## job 1785
==> flow/design.v (excerpt) <==
module digital_loc(
    input key_a,
    input key_b,
    input key_c,
    input key_d,
    input reset,
	 input clk,
    output [6:0] postion_state,
	 output  [3:0] x,
	 output reg [1:0] Led2,
	 output  [3:0] selector,
	 output reg dot,
	 output S_CLK,
	 output LR_CLK,
	 output M_CLK,
	 output  Sin
    );
	  wire tick;
	 reg [3:0] min2; reg[3:0] min1; reg[2:0] H1; reg [3:0] H2;
	 reg [3:0] A_min2; reg [3:0] A_min1; reg [1:0] A_H1; reg [3:0] A_H2;
	 reg [5:0] sec;
	 ClockDivider twohundredHZ(clk, tick, reset);
	 wire tempa, tempb, tempc, tempd;
	 Debouncing a(key_a,clk,tick,reset,tempa),
					b(key_b,clk,tick,reset,tempb),
					c(key_c,clk,tick,reset,tempc),
					d(key_d,clk,tick,reset,tempd);
	 wire tempAA,tempBB,tempCC,tempDD;
	Rising_Edge_Detector		AA(tempa,clk,tick,reset,tempAA),
									BB(tempb,clk,tick,reset,tempBB),
									CC(tempc,clk,tick,reset,tempCC),
									DD(tempd,clk,tick,reset,tempDD);
integer interal_counter;
reg alarm_sound;
reg [20:0] old_value;
reg condition_alarm;
 reg [3:0] state, nextState;
parameter state_Clock=4'b0001        ,state_Adjust_min2= 4'b0010;
parameter state_Adjust_min1= 4'b0011 ,state_Adjust_H2= 4'b0100;
parameter state_Adjust_H1= 4'b0101   ,state_Adjust_Amin2= 4'b0110;
parameter state_Adjust_Amin1= 4'b0111,state_Adjust_AH2= 4'b1000;
parameter state_Adjust_AH1= 4'b1001  ,state_Pause=4'b1010;
parameter state_Stop_A= 4'b1011      , state_Adjust_X=4'b1111;
assign x = state;
always @(*)
	condition_alarm = (state == state_Adjust_Amin2) || (state == state_Adjust_Amin1) ||
	                  (state == state_Adjust_AH2)   || (state == state_Adjust_AH1);
always @ (*)
if(!tempAA && !tempBB   )
	nextState=state;
else
 case (state)
	state_Clock: begin if(tempAA) nextState = state_Adjust_min2;
	else if(tempBB) nextState =state_Pause;
	else  nextState = state_Clock; end
	state_Pause: begin if(tempBB) nextState=state_Clock;
	else nextState=state_Pause; end
	state_Adjust_min2: begin if(tempAA) nextState= state_Adjust_min1;
	else nextState= state_Clock; end
  ...
==> flow/config.mk <==
export PLATFORM = sky130hd
export DESIGN_NAME = digital_loc
export DESIGN_NICKNAME = digital_loc
export VERILOG_FILES = /design/flow/design.v
export SDC_FILE = /design/flow/constraint.sdc
export NUM_CORES = 4
export LEC_CHECK = 0
export CAP_MARGIN = 20
export CELL_PAD_IN_SITES_DETAIL_PLACEMENT = 2
export CELL_PAD_IN_SITES_GLOBAL_PLACEMENT = 1
export CORE_ASPECT_RATIO = 0.84
export CORE_MARGIN = 2
export CORE_UTILIZATION = 40
export CTS_CLUSTER_DIAMETER = 32
export GPL_TIMING_DRIVEN = 0
export MAX_ROUTING_LAYER = met4
export MIN_ROUTING_LAYER = met2
export PLACE_DENSITY = 0.45
export SLEW_MARGIN = 20
export TNS_END_PERCENT = 20
==> flow/constraint.sdc <==
create_clock -name core_clock -period 3.66 [get_ports {clk}]
set_input_delay 0.7320 -clock core_clock [delete_from_list [all_inputs] [get_ports {clk}]]
set_output_delay 0.7320 -clock core_clock [all_outputs]
set_load 0.01 [all_outputs]
run.sh (not shown) runs the stock make flow with config.mk's settings and CLKGATE_MAP_FILE=.
In job 1785 the implementation ran to completion but is not tape-out ready, as the final checks report setup timing.
Setup changes, job 1785 to job 7506
Settings: TNS_END_PERCENT removed (was 20); CELL_PAD_IN_SITES_DETAIL_PLACEMENT removed (was 2); MAX_ROUTING_LAYER removed (was met4); CORE_ASPECT_RATIO removed (was 0.84); CELL_PAD_IN_SITES_GLOBAL_PLACEMENT changed from 1 to 0; MIN_ROUTING_LAYER changed from met2 to met1; GPL_TIMING_DRIVEN changed from 0 to 1; CORE_UTILIZATION changed from 40 to 66; the clock period (ns, I/O delays scaled along) changed from 3.66 to 3.46.
==> results <==
- Measured against each other, job 7506 and job 1785 differ in relative area change from synthesis to final layout, the lower figure coming from job 7506.
- Number of vias in the routed layout was lower in the run labelled job 7506.
- Job 7506 vs job 1785: total of cells resized after clock tree synthesis down by more than half
- For power share of the combinational group, job 7506 and job 1785 come out practically identical.
- Sum of negative setup slack: job 7506 > job 1785
- Setup violation total in the final timing report for job 7506 is lower than for job 1785.
- Job 7506 improves on job 1785 in internal power summed over all cells.
- Job 7506 ran to completion and came out clean on the timing, DRC and antenna checks.
For job 3813, these inputs were changed with respect to job 7506:
Settings: an added PLACE_DENSITY_LB_ADDON of 0.27; a deleted PLACE_DENSITY that had been 0.45; a change of CORE_UTILIZATION from 66 to 72; a change of the clock period (ns, I/O delays scaled along) from 3.46 to 3.02.
==> comparison <==
- Job 3813 finished all stages; layout check result: FAIL, due to setup timing.
- Job 7506 reports its start point of the critical path as A_min1[1] while job 3813 reports A_min1[0].
- Compared job 3813 vs job 7506, and quantity of gates resized following cts is up in job 3813.
- Cmp job 3813 vs job 7506: clock share of power lower in job 3813
- Between job 7506 and job 3813, the flow reports final wirelength increasing by more than 10%.
- Compared with job 7506, job 3813 degrades final hold slack.
- When the final numbers for job 3813 and job 7506 were put side by side, the power spent charging and discharging nets turned out to be greater in job 3813.
- The sequential share of layout area in job 3813 sits 0.65 points below the value recorded for job 7506.
- Job 3813: internal power component is 8.2% higher than what job 7506 reported.
- Job 3813: via count higher than job 7506
- Job 7506 → job 3813: core footprint decreased 0.0018 mm^2, total power increased about 8%, multi-input logic area increased about 2.3%.
Changes in job 5737 relative to job 3813:
Settings: a deleted CELL_PAD_IN_SITES_GLOBAL_PLACEMENT that had been 0; a deleted GPL_TIMING_DRIVEN that had been 1; a deleted MIN_ROUTING_LAYER that had been met1; a deleted PLACE_DENSITY_LB_ADDON that had been 0.27; a change of CORE_UTILIZATION from 72 to 29; a deleted CTS_CLUSTER_DIAMETER that had been 32; a change of the clock period (ns, I/O delays scaled along) from 3.02 to 5.3.
### Flow results
Looking only at combined global-route utilization of all metal layers, and setting everything else aside, the lower value of job 3813 and job 5737 goes to job 5737. Job 5737 closes out successfully: all stages finished, all timing, DRC and antenna checks passed. Measured against each other, job 3813 and job 5737 differ in placement-stage worst setup slack, the higher figure coming from job 5737. First-pass GRT wire length ended up about 6% lower on job 5737 than on job 3813. Job 5737 vs job 3813: floorplan die area up in job 5737. Layout overhead on the synthesized area on job 5737 is down relative to job 3813. The capture point of the worst path comes out postion_state[0] in one run and postion_state[2] in the other, namely in job 5737 and job 3813 respectively. Fraction of standard cell area that is sequential: higher on job 5737. Job 5737 vs job 3813: via count of the first global-routing pass down by a little under 10%. Job 5737 vs. job 3813: wire length went down 4.3 mm, largest stage delay on the critical path went up 0.16 ns.

digital_loc again, from the RTL that the note above started with.
Settings: LEC_CHECK=0, CAP_MARGIN=15, CELL_PAD_IN_SITES_DETAIL_PLACEMENT=1, CELL_PAD_IN_SITES_GLOBAL_PLACEMENT=1, CORE_ASPECT_RATIO=0.84, CORE_MARGIN=2, CORE_UTILIZATION=47, CTS_CLUSTER_DIAMETER=32, GPL_ROUTABILITY_DRIVEN=1, GPL_TIMING_DRIVEN=1, MAX_ROUTING_LAYER=met5, MIN_ROUTING_LAYER=met1, PLACE_DENSITY_LB_ADDON=0.06, SLEW_MARGIN=20, TNS_END_PERCENT=75; clock period 7.93 ns.
The baseline ran to the end with no violations.
Edit:
CAP_MARGIN = 20   (was 15)
CELL_PAD_IN_SITES_DETAIL_PLACEMENT = default   (was 1)
CELL_PAD_IN_SITES_GLOBAL_PLACEMENT = default   (was 1)
CORE_ASPECT_RATIO = default   (was 0.84)
CORE_UTILIZATION = 40   (was 47)
CTS_CLUSTER_DIAMETER = default   (was 32)
GPL_ROUTABILITY_DRIVEN = default   (was 1)
GPL_TIMING_DRIVEN = default   (was 1)
MAX_ROUTING_LAYER = default   (was met5)
MIN_ROUTING_LAYER = default   (was met1)
PLACE_DENSITY_LB_ADDON = default   (was 0.06)
TNS_END_PERCENT = default   (was 75)
clock period = 4.9 ns   (was 7.93 ns; I/O delays follow)
Hold slack is worse by 62 ps.
Sequential share of layout area rose by 1.8 points.
Die size grows by 17%.
Critical path depth does not change.
Sequential power came out higher by 61%.
Non-clock buffer count fell by 2.
First-iteration DRC count climbs by 7.1%.
Via count is lower by 4.6%.
Edit:
CORE_UTILIZATION = 69   (was 40)
PLACE_DENSITY = 0.39   (was default)
clock period = 7.13 ns   (was 4.9 ns; I/O delays follow)
Cell area decreases by 2.0%.
Setup slack gains 1800 ps.
Power decreases by 33%.
Hold slack gains 62 ps.
Final cell count decreases by 10%.
Global-route usage increases by 11 points.
Register-to-register slack gains 2300 ps.
Die area decreases by 41%.
Edit:
ABC_AREA = 1   (was default)
CORE_UTILIZATION = 70   (was 69)
PLACE_DENSITY = default   (was 0.39)
clock period = 3.21 ns   (was 7.13 ns; I/O delays follow)
Effect: The new run went through all stages and came out clean. Core utilization climbs by 2.7 points. Cell area rises by 11%. First-iteration DRC count grows by 75%. Worst hold slack loses 440 ps. Die size rises by about 7%. Via count came out higher by 35%. Synthesized cell count grows by about 37%. Wire length rose by 37%.

Setup of TR:
Starting RTL as in the previous note.
clock: 4.08 ns
lec_check: 0
abc_area: 1
cap_margin: 20
core_margin: 2
core_utilization: 69
cts_cluster_diameter: 369
place_density: 0.39
slew_margin: 20
TR: all stages complete, timing, DRC and antenna checks passed
Changes in JK relative to TR:
- a change of CORE_UTILIZATION from 69 to 58
- a deleted CTS_CLUSTER_DIAMETER that had been 369
- a deleted PLACE_DENSITY that had been 0.39
- a deleted ABC_AREA that had been 1
- a change of the clock period (ns, I/O delays scaled along) from 4.08 to 6.89
Results
JK: fraction of standard cell area in multi-input logic 0.51 points above TR. In the metrics for JK and TR, the one carrying the lower multi-input combinational gate total is JK. In JK the post-synthesis sequential area ratio turned out 3.3 points higher than in TR.

Starting RTL as in the previous note.
Settings: LEC_CHECK=0, CAP_MARGIN=20, CELL_PAD_IN_SITES_GLOBAL_PLACEMENT=3, CORE_MARGIN=2, CORE_UTILIZATION=58, CTS_CLUSTER_DIAMETER=32, GPL_TIMING_DRIVEN=1, MIN_ROUTING_LAYER=met1, SLEW_MARGIN=20; clock period 2.98 ns.
The first run died in global placement without I/O, error GPL-0301.
Change:
Settings changed: CELL_PAD_IN_SITES_GLOBAL_PLACEMENT 3 to 0, CORE_ASPECT_RATIO set to 0.91, CORE_UTILIZATION 58 to 72, HOLD_SLACK_MARGIN set to 0.3, SETUP_SLACK_MARGIN set to -0.18.
With this change the flow finished with negative setup slack left; die size goes down by about a fifth; synthesized area does not change; synthesized cell count is unchanged.
Change:
Settings changed: ABC_AREA set to 1, CELL_PAD_IN_SITES_GLOBAL_PLACEMENT 0 to unset, CORE_ASPECT_RATIO 0.91 to unset, CTS_CLUSTER_DIAMETER 32 to unset, GPL_TIMING_DRIVEN 1 to unset, HOLD_SLACK_MARGIN 0.3 to unset, MIN_ROUTING_LAYER met1 to unset, SETUP_SLACK_MARGIN -0.18 to unset.
Clock period 2.98 ns to 2.97 ns, I/O delays scaled along.
With this change the flow completed, yet does not pass: negative hold slack; wire length came out higher by about a fifth; final area increases by a few percent; power is lower by about a fifth; core utilization decreases by 2.8 points; worst setup slack improves by 0.21 ns; worst hold slack is worse by 0.52 ns; area after synthesis rises by a little under a tenth.
Change:
Settings changed: ABC_AREA 1 to unset, CORE_UTILIZATION 72 to 40.
Clock period 2.97 ns to 5.3 ns, I/O delays scaled along.
Outcome: The changed run completed without violations; total power falls by about 40%; routed wire length decreases by about 24%; count of clock-buffer cells in the layout rose by 4; global-route usage came out lower by 20 points.

## v18
digital_loc again, from the RTL that the note above started with.
clock: 10.0 ns
lec_check: 0
abc_area: 0
cap_margin: 10
cell_pad_in_sites_global_placement: 3
core_margin: 10
core_utilization: 24
cts_cluster_size: 15
gpl_routability_driven: 0
gpl_timing_driven: 0
max_routing_layer: met5
slew_margin: 5
tns_end_percent: 75
Both conditions hold for v18: the flow ran to the end and the final layout passed the timing, DRC and antenna checks.
Setup changes, v18 to v4
Settings: MAX_ROUTING_LAYER removed (was met5); TNS_END_PERCENT removed (was 75); SLEW_MARGIN changed from 5 to 30; CORE_UTILIZATION changed from 24 to 40; CAP_MARGIN changed from 10 to 20; GPL_ROUTABILITY_DRIVEN removed (was 0); HOLD_SLACK_MARGIN newly set to -0.08; CELL_PAD_IN_SITES_GLOBAL_PLACEMENT removed (was 3); CORE_MARGIN changed from 10 to 8; ABC_AREA removed (was 0); GPL_TIMING_DRIVEN removed (was 0); CTS_CLUSTER_SIZE removed (was 15).
Relative to v18, largest net degree at the start of global routing increased by 30% in v4. Est. power | v4 vs v18 | v4 lower. Side by side, post-synthesis to final-layout area growth turned out lower in v4 than in v18. [v4 vs v18] count of buffer and inverter cells on the critical path: higher in v4. Diff v4..v18 | non-clock inverter total of the final layout | unchanged. [v4] fmax rose 8.3% relative to v18. Per the comparison of v4 with v18, die area dropped 0.031 mm^2, site row count shows a reduction of 21, non-clock buffer total of the final layout decreased by about 70% relative to the old numbers.
### v4 -> v20
Settings: changing SLEW_MARGIN from 30 to 20; changing CORE_UTILIZATION from 40 to 70; removing HOLD_SLACK_MARGIN (formerly -0.08); changing CORE_MARGIN from 8 to 2; changing the clock period (ns, I/O delays scaled along) from 10.0 to 4.47.
--- outcome ---
[compare] base=v4 new=v20: proportion of synthesized chip area in sequential cells flat, vertical die size now sits lower.
Diff v4 -> v20 | average vias per placed instance | up by more than 10%

Starting RTL as in the previous note.
make LEC_CHECK=0 CAP_MARGIN=20 CELL_PAD_IN_SITES_DETAIL_PLACEMENT=1 CORE_MARGIN=10 CORE_UTILIZATION=46 CTS_CLUSTER_SIZE=84 GPL_ROUTABILITY_DRIVEN=0 GPL_TIMING_DRIVEN=1 HOLD_SLACK_MARGIN=-0.08 MAX_ROUTING_LAYER=met4 SLEW_MARGIN=30 TNS_END_PERCENT=55 finish   # period 4.87 ns
The baseline passed the timing, DRC and antenna checks.
Edit:
CELL_PAD_IN_SITES_DETAIL_PLACEMENT = default   (was 1)
CORE_UTILIZATION = 24   (was 46)
GPL_ROUTABILITY_DRIVEN = default   (was 0)
MAX_ROUTING_LAYER = default   (was met4)
clock period = 10.0 ns   (was 4.87 ns; I/O delays follow)
- The changed run ran to the end with no violations
- global-route usage decreases by 11 points
- count of clock-buffer cells in the layout falls by 5
- final cell count went up by about a fifth
- register-to-register slack gains 5.3 ns
Edit:
CORE_MARGIN = 2   (was 10)
CORE_UTILIZATION = 56   (was 24)
CTS_CLUSTER_SIZE = default   (was 84)
GPL_TIMING_DRIVEN = default   (was 1)
HOLD_SLACK_MARGIN = default   (was -0.08)
SLEW_MARGIN = 20   (was 30)
TNS_END_PERCENT = default   (was 55)
clock period = 5.35 ns   (was 10.0 ns; I/O delays follow)
After rerunning:
- count of clock-buffer cells in the layout is higher by 2
- clock power went up by well over a third
- total power came out higher by well over a third
- cell area shrinks by a few percent
- die size is lower by well over a third
- core utilization increases by 35 points

== build 98 ==
Starting RTL as in the previous note.
clock: 3.03 ns
lec_check: 0
abc_area: 1
cap_margin: 0
core_margin: 2
core_utilization: 72
cts_cluster_diameter: 390
cts_cluster_size: 15
place_density_lb_addon: 0.05
setup_slack_margin: 0.37
slew_margin: 20
Build 98 completed end to end with timing, DRC and antenna clean.
--- input diff build 98..build 5 ---
Settings: CAP_MARGIN: 0 -> 20; PLACE_DENSITY_LB_ADDON: 0.05 -> unset; CORE_UTILIZATION: 72 -> 10; ABC_AREA: 1 -> unset; SETUP_SLACK_MARGIN: 0.37 -> unset; CTS_CLUSTER_DIAMETER: 390 -> unset; CTS_CLUSTER_SIZE: 15 -> unset; the clock period (ns, I/O delays scaled along): 3.03 -> 12.7.
[summary]
Build 98 → build 5: post-cts resize count decreased 180; count of endpoints failing hold in the final timing report now sits at about the same level. The number of clock buffer instances in the layout number comes out lower for build 98 vs build 5. Diff build 98 -> build 5: post-layout instance area fell 1.7%, synthesized instance count went down, summed standard-cell area reported by yosys moved down, die height higher. | non-clock buffer share of cell area | build 5 vs build 98 | 5.1 points lower |. When build 5 is measured against build 98, its reg-to-reg setup timing slack turns out 9150 ps higher.
Input-level comparison between build 31 and build 5:
Settings: putting SETUP_SLACK_MARGIN at 2.97 where nothing was set; swapping 10 for 70 in CORE_UTILIZATION; putting CTS_CLUSTER_DIAMETER at 44 where nothing was set; swapping 12.7 for 10.0 in the clock period (ns, I/O delays scaled along).
## What came out
Per the comparison of build 31 with build 5, total power went up, placed instance count went down, standard cell core area went down, core utilization went up, sequential cell area did not really move.
Comparing build 31 with build 5, the layout net count came out essentially unchanged.
Side by side, sum of routed wire length over all layers turned out lower in build 31 than in build 5.
No stage failed in build 31, and the final checks on the layout all came back clean.
diff inputs: build 31 => build 43
Settings: SLEW_MARGIN now 5, was 20; CTS_CLUSTER_SIZE now 15, previously not set; CAP_MARGIN now 10, was 20; CORE_UTILIZATION now 40, was 70; SETUP_SLACK_MARGIN no longer set, was 2.97; MAX_ROUTING_LAYER now met4, previously not set; CTS_CLUSTER_DIAMETER no longer set, was 44.
Build 43 against build 31: worst setup slack went down 49 ps, final cell count went up 236, clock-pin slew on the worst setup and hold paths level, worst hold margin barely changed, logic area essentially unchanged.
Build 43 against build 31: signal arrival time at the worst endpoint now larger, slack of the worst reg-to-reg path fell 270 ps.
Power is estimated from default activity; no workload was simulated.
